==> run F <==
// top
module top(input logic [15:0]  data_i,
           input logic         valid_i,
           input logic         clk,
           input logic         rst_n,
           output logic        ready_o,
           output logic valid_o,
           output logic [31:0] password_o);
==> flow/config.mk <==
export PLATFORM = sky130hd
export DESIGN_NAME = top
export DESIGN_NICKNAME = top
export VERILOG_FILES = /design/flow/design.v
export SDC_FILE = /design/flow/constraint.sdc
export NUM_CORES = 4
export LEC_CHECK = 0
export CAP_MARGIN = 20
export CORE_MARGIN = 2
export CORE_UTILIZATION = 70
export CTS_CLUSTER_DIAMETER = 278
export CTS_CLUSTER_SIZE = 39
export HOLD_SLACK_MARGIN = -0.1
export MAX_ROUTING_LAYER = met5
export PLACE_DENSITY = 0.65
export SETUP_SLACK_MARGIN = 2.17
export SLEW_MARGIN = 40
export TNS_END_PERCENT = 75
==> flow/constraint.sdc <==
create_clock -name core_clock -period 8.75 [get_ports {clk}]
set_input_delay 1.7500 -clock core_clock [delete_from_list [all_inputs] [get_ports {clk}]]
set_output_delay 1.7500 -clock core_clock [all_outputs]
set_load 0.01 [all_outputs]
run.sh (not shown) runs the stock make flow with config.mk's settings and CLKGATE_MAP_FILE=.
==> run P (differences from run F) <==
Settings changed: CORE_UTILIZATION 70 to 40, CTS_CLUSTER_DIAMETER 278 to unset, CTS_CLUSTER_SIZE 39 to unset, HOLD_SLACK_MARGIN -0.1 to unset, MAX_ROUTING_LAYER met5 to unset, PLACE_DENSITY 0.65 to 0.6, SETUP_SLACK_MARGIN 2.17 to unset, SLEW_MARGIN 40 to 20, TNS_END_PERCENT 75 to unset.
==> flow/constraint.sdc (replaced) <==
create_clock -name core_clock -period 13.0 [get_ports {clk}]
set_input_delay 2.6000 -clock core_clock [delete_from_list [all_inputs] [get_ports {clk}]]
set_output_delay 2.6000 -clock core_clock [all_outputs]
set_load 0.01 [all_outputs]
==> comparison table <==
| quantity | run F | run P |
|---|---|---|
| Result of the run | complete, but fails checks | timing/DRC/antenna clean |
| Violated checks | negative setup slack | - |
| Number of antenna cells inserted | 1 | 0 |
| Maximum frequency from static timing analysis | 77.9 MHz | 80.3 MHz |
| Final-layout fill cell count | 1,089 | 4,414 |
| Post-Place Setup Slack | -3.00 ns | -0.0796 ns |
| Setup TNS after final layout | -108.91 ns | 0 ns |
| CP required | 8.94 ns | 13.18 ns |
| Final-report setup violation count | 45 | 0 |
| Critical Path AT | 13.03 ns | 12.63 ns |
| Cell count after placement | 2,622 | 2,639 |
| Fin worst setup slack | -4.08 ns | 0.549 ns |
| Number of clock-tree buffers in the layout | 17 | 18 |
| Global routing usage summed across all routing layers | 41.8% | 19.5% |
| Setup skew after layout | 0.0181 ns | 0.0185 ns |
| # Post-CTS Setup Buffers | 38 | 0 |
| Hold Worst Slack | 0.454 ns | 0.446 ns |
| Fraction of cell area in non-clock buffers | 14.0% | 3.95% |
| Non-clock buffer total of the final layout | 389 | 88 |
| Std-Cell Rows | 58 | 78 |
| Met3 GRT Util | 6.98% | 2.22% |

========
==> run a: inputs <==
Starting RTL as in the previous note.
Settings: LEC_CHECK=0, CAP_MARGIN=20, CORE_MARGIN=2, CORE_UTILIZATION=62, CTS_CLUSTER_DIAMETER=278, CTS_CLUSTER_SIZE=92, MAX_ROUTING_LAYER=met5, PLACE_DENSITY_LB_ADDON=0.05, SLEW_MARGIN=40, TNS_END_PERCENT=5; clock period 8.22 ns.
==> run b (differences from run a) <==
==> flow/config.mk (replaced) <==
export PLATFORM = sky130hd
export DESIGN_NAME = top
export DESIGN_NICKNAME = top
export VERILOG_FILES = /design/flow/design.v
export SDC_FILE = /design/flow/constraint.sdc
export NUM_CORES = 4
export LEC_CHECK = 0
export ABC_AREA = 1
export CAP_MARGIN = 20
export CORE_MARGIN = 2
export CORE_UTILIZATION = 68
export CTS_CLUSTER_DIAMETER = 365
export PLACE_DENSITY = 0.37
export SLEW_MARGIN = 20
==> flow/constraint.sdc (replaced) <==
create_clock -name core_clock -period 6.56 [get_ports {clk}]
set_input_delay 1.3120 -clock core_clock [delete_from_list [all_inputs] [get_ports {clk}]]
set_output_delay 1.3120 -clock core_clock [all_outputs]
set_load 0.01 [all_outputs]
==> results_slide.txt <==
Run Summary

Logic synthesis
  • Yosys stat cell total: around 2500
  • Aoi share: 12.8%
  • XOR-XNOR Cells, Area Fraction: 4.78%
  • Distinct cell type count after synthesis: 58
  • Adder share: 24.1%
  • Mapped Cells: 2497
  • Area share, top type: approximately 15%
  • Synth Seq Share: between 20% and 30%

Run status
  • Status: did not finish
  • Stopping stage: 5_1_grt

Floorplan
  • Chip area: 29200 sq um
That was run b.
==> results_slide.txt <==
Flow Results at a Glance

Run status
  • Status: finished with violations
  • Blocking Checks: negative setup slack

Logic synthesis
  • Synth Seq Share: a little over a quarter
  • Aoi share: approximately 17%
  • Distinct cell type count after synthesis: between 90 and 100
  • Mapped Cells: 2014
  • Area share, top type: ~16%
  • Adder share: 25.5%

Timing
  • PnR worst setup slack: -3.35 ns
  • Setup-failing EPs final: 45

Floorplan
  • Chip area: 30700 sq um
That was run a.

========
==> inputs of 04-17 <==
==> flow/design.v <==
module divider(
    input logic [15:0]  dividend,
    output logic [15:0] quotient,
    output logic [15:0] remainder
);
    localparam logic[15:0] MAGIC = 16'h000047AF;
    logic [31:0]           temp;
    logic [31:0]           q;
    logic [15:0]           diff, t;
    assign temp = MAGIC * dividend[14:0];
    assign q = temp[31:16];
    assign diff = (dividend[14:0] - q) >> 1;
    assign t = diff + q;
    assign quotient = t >> 6;
    assign remainder[14:0] = dividend[14:0] - ((quotient << 6) + (quotient << 5) + (quotient << 2));
    assign remainder[15] = dividend[15];
endmodule
module input_circuit(
    input logic clk,
    input logic rst_n,
    input logic init_i,
    input logic stop_i,
    input logic [15:0] data_i,
    input logic valid_1,
    output logic ready_1,
    output logic [15:0] data_o,
    output logic valid_2,
    input  logic ready_2,
    output logic[15:0] total_num_turns_o
);
    logic[15:0] skid_buffer;
    logic       skid_buffer_empty;
    logic       r_init;
    logic       t1_done, t2_done;
    assign t1_done = ready_1 && valid_1;
    assign t2_done = ready_2 && valid_2;
    always_ff @(posedge clk) begin
        if(!rst_n) begin
            ready_1 <= 0;
        end
        else begin
            if(r_init)
              ready_1 <= !t1_done;
            else begin
                if(!stop_i) begin
                    if(skid_buffer_empty) begin
                        if((!valid_2) || t2_done)
                          ready_1 <= 1;
                        else ready_1 <= 0;
                    end else ready_1 <= 0;
                end
                else
                    ready_1 <= 0;
            end
        end
    end
    always_ff @(posedge clk) begin
        if(!rst_n) begin
            valid_2 <= 0;
        end
        else begin
            if(r_init)
              valid_2 <= 0;
            else begin
                if(t2_done) begin
                    if(skid_buffer_empty) begin
                        if(t1_done) begin
                            data_o <= data_i;
                            valid_2 <= 1;
                        end
                        else begin
                            valid_2 <= 0;
                        end
                    end
                    else begin
                        data_o <= skid_buffer;
                        valid_2 <= 1;
                    end
                end
                else if(!valid_2) begin
                    if(t1_done) begin
                        data_o <= data_i;
                        valid_2 <= 1;
                    end
                end
            end
        end
    end
    always_ff @(posedge clk) begin
        if(!rst_n) begin
            r_init <= 0;
            skid_buffer_empty <= 1;
        end
        else begin
            if(r_init) begin
                if(t1_done) begin
                    r_init <= 0;
                    total_num_turns_o <= data_i;
                end
            end
            else begin
                if(init_i)
                    r_init <= 1;
                if(t1_done && valid_2 && !t2_done) begin
                    skid_buffer <= data_i;
                    skid_buffer_empty <= 0;
                end
                else if(!t1_done && t2_done && !skid_buffer_empty) begin
                    skid_buffer_empty <= 1;
                end
            end
        end
    end
endmodule
module dial_solver(
        input logic [15:0] val,
        input logic        valid_i,
        input logic        clk,
        input logic        rst_n,
        input logic [15:0] full_turns,
        output logic       ready,
        output logic       valid,
        output logic [31:0] password
);
    logic signed[31:0] dial;
    logic signed[31:0] old_dial;
    logic [15:0] rval;
    typedef enum logic {
        LEFT = 0,
        RIGHT = 1
    } turn_t;
    typedef enum logic[2:0]{
        IDLE,
        READY,
        CHECK_TURN,
        R_END,
        L_END
    }state_t;
    logic turn;
    state_t state;
    assign turn = rval[15];
    always_ff @(posedge clk) begin
        if(!rst_n) begin
            ready <= 0;
            password <= 0;
            dial <= 50;
            state <= IDLE;
        end
        else begin
            unique case(state)
                IDLE: begin
                    ready <= 1;
                    state <= READY;
                end
                READY: begin
                    if(valid_i) begin
                      old_dial <= dial;
                      password <= password + full_turns;
                      rval <= val;
                      state <= CHECK_TURN;
                      ready <= 0;
                    end
                end
                CHECK_TURN: begin
                    if(turn == RIGHT) begin
                      dial <= dial + rval[14:0];
                      state <= R_END;
                    end
                    else begin
                      dial <= dial - rval[14:0];
                      state <= L_END;
                    end
                end
                R_END: begin
                    if(dial > 99) begin
                        dial <= dial - 100;
                        password <= password + 1;
                    end
                    state <= READY;
                    ready <= 1;
                end
                L_END: begin
                    if(dial < 0) begin
                      dial <= dial + 100;
                    end
                    if((dial < 0 || dial == 0) && old_dial != 0)
                        password <= password + 1;
                    state <= READY;
                    ready <= 1;
                end
            endcase
        end
    end
endmodule
module top(input logic [15:0]  data_i,
           input logic         valid_i,
           input logic         clk,
           input logic         rst_n,
           output logic        ready_o,
           output logic valid_o,
           output logic [31:0] password_o);
    logic [15:0] dividend;
    logic [15:0] quotient;
    logic [15:0] remainder;
    logic        init;
    logic        stop;
    logic [31:0] turns;
    logic        ready1;
    logic        valid2, ready2;
    logic        valid3;
    logic [15:0] cnt;
    logic [15:0] total_num_turns;
    typedef enum logic[2:0] {
        IDLE,
        CHECK_TOTAL_CNT,
        ACTIVE,
        WAIT1,
        WAIT2,
        DONE
    }state_t;
    state_t state;
    always_ff @(posedge clk) begin
        if(!rst_n) begin
            state <= IDLE;
            valid_o <= 0;
            init <= 1;
            stop <= 1;
            cnt <= 0;
        end
        else begin
            unique case(state)
                IDLE: begin
                    if(valid_i && ready_o) begin
                        init <= 0;
                        state <= CHECK_TOTAL_CNT;
                    end
                end
                CHECK_TOTAL_CNT: begin
                    if(cnt == total_num_turns) begin
                        state <= DONE;
                    end
                    else begin
                        state <= ACTIVE;
                        stop <= 0;
                        init <= 0;
                    end
                end
                ACTIVE:begin
                    if(ready_o && valid_i) begin
                        cnt <= cnt + 1;
                        if(cnt + 1 == total_num_turns) begin
                            state <= WAIT1;
                            stop <= 1;
                        end
                    end
                end
                WAIT1: begin
                    state <= WAIT2;
                end
                WAIT2: begin
                    if(ready2 && !valid2) begin
                        valid_o <= 1;
                        state <= DONE;
                    end
                end
                DONE:begin
                    valid_o <= 0;
                    stop <= 1;
                    init <= 1;
                    state <= IDLE;
                end
            endcase
        end
    end
    input_circuit ic (
        .clk (clk),
        .rst_n (rst_n),
        .data_i (data_i),
        .valid_1 (valid_i),
        .ready_1 (ready_o),
        .data_o (dividend),
        .valid_2 (valid2),
        .ready_2 (ready2),
        .total_num_turns_o (total_num_turns),
        .init_i (init),
        .stop_i (stop));
    divider d(.dividend (dividend),
              .quotient (quotient),
              .remainder (remainder));
    dial_solver ds(.val (remainder),
                  .valid_i (valid2),
                  .clk (clk),
                  .rst_n (rst_n),
                  .ready (ready2),
                  .valid (valid_3),
                  .password (password_o),
                  .full_turns (quotient));
endmodule
==> flow/run.sh <==
#!/bin/bash
# the make line also repeats each setting of config.mk as NAME=value (left out here)
make -C /OpenROAD-flow-scripts/flow DESIGN_CONFIG=/design/flow/config.mk WORK_HOME=/design/flow/orfs CLKGATE_MAP_FILE= finish
==> flow/config.mk <==
export PLATFORM = sky130hd
export DESIGN_NAME = top
export DESIGN_NICKNAME = top
export VERILOG_FILES = /design/flow/design.v
export SDC_FILE = /design/flow/constraint.sdc
export NUM_CORES = 4
export LEC_CHECK = 0
export CAP_MARGIN = 20
export CORE_MARGIN = 2
export CORE_UTILIZATION = 72
export CTS_CLUSTER_DIAMETER = 379
export CTS_CLUSTER_SIZE = 39
export HOLD_SLACK_MARGIN = -0.1
export MAX_ROUTING_LAYER = met5
export PLACE_DENSITY = 0.65
export SETUP_SLACK_MARGIN = 1.43
export SLEW_MARGIN = 40
export TNS_END_PERCENT = 75
==> flow/constraint.sdc <==
create_clock -name core_clock -period 8.75 [get_ports {clk}]
set_input_delay 1.7500 -clock core_clock [delete_from_list [all_inputs] [get_ports {clk}]]
set_output_delay 1.7500 -clock core_clock [all_outputs]
set_load 0.01 [all_outputs]
==> 05-25 (differences from 04-17) <==
==> flow/config.mk (replaced) <==
export PLATFORM = sky130hd
export DESIGN_NAME = top
export DESIGN_NICKNAME = top
export VERILOG_FILES = /design/flow/design.v
export SDC_FILE = /design/flow/constraint.sdc
export NUM_CORES = 4
export LEC_CHECK = 0
export ABC_AREA = 1
export CAP_MARGIN = 40
export CORE_MARGIN = 2
export CORE_UTILIZATION = 72
export CTS_CLUSTER_DIAMETER = 365
export CTS_CLUSTER_SIZE = 10
export PLACE_DENSITY = 0.37
export SLEW_MARGIN = 20
==> flow/constraint.sdc (replaced) <==
create_clock -name core_clock -period 6.56 [get_ports {clk}]
set_input_delay 1.3120 -clock core_clock [delete_from_list [all_inputs] [get_ports {clk}]]
set_output_delay 1.3120 -clock core_clock [all_outputs]
set_load 0.01 [all_outputs]
==> 10-20 (differences from 04-17) <==
==> flow/config.mk (replaced) <==
export PLATFORM = sky130hd
export DESIGN_NAME = top
export DESIGN_NICKNAME = top
export VERILOG_FILES = /design/flow/design.v
export SDC_FILE = /design/flow/constraint.sdc
export NUM_CORES = 4
export LEC_CHECK = 0
export CAP_MARGIN = 0
export CORE_MARGIN = 2
export CORE_UTILIZATION = 72
export PLACE_DENSITY_LB_ADDON = 0.0
export SETUP_SLACK_MARGIN = 0.91
export SLEW_MARGIN = 20
==> flow/constraint.sdc (replaced) <==
create_clock -name core_clock -period 10.4 [get_ports {clk}]
set_input_delay 2.0800 -clock core_clock [delete_from_list [all_inputs] [get_ports {clk}]]
set_output_delay 2.0800 -clock core_clock [all_outputs]
set_load 0.01 [all_outputs]
==> summary of the runs <==
04-17 finished with setup timing left. 05-25 died in global routing (5_1_grt) with GRT-0232. 10-20 finished with setup timing left.
In 04-17 the register-to-register slack is worse than in 10-20, by 1.1 ns.
In 04-17 the via count is smaller than in 10-20, by 1.5%.
Die area is the same in 04-17 and 10-20.
In 10-20 the utilization is lower than in 04-17, by 0.52 points.
Of 04-17 and 10-20, 10-20 has the higher critical path depth (gap 3).
==> figures <==
item                                                               04-17                     05-25                       10-20
Crit path DAT                                                   12.92 ns                         -                    13.50 ns
Total nets after synthesis                                         2,343                     2,826                       2,343
Mean cell area of the mapped netlist                          9.012 um^2                7.575 um^2                  9.012 um^2
Layout fillers                                                       977                         -                       1,012
Final Critical Period                                           12.70 ns                         -                    13.30 ns
Result of the run                             complete, but fails checks            did not finish  complete, but fails checks
Stage where the flow stopped                                           -  global routing (5_1_grt)                           -
Layout check failures                                       setup timing                         -                setup timing
Worst-path cell with the longest stage delay       sky130_fd_sc_hd__fa_1                         -    sky130_fd_sc_hd__a21oi_1
Depth of the worst register-to-register path                          47                         -                          50
Inverters                                                            191                         -                         191
Post-placement worst setup slack                               -3.062 ns                 -3.675 ns                   -1.268 ns
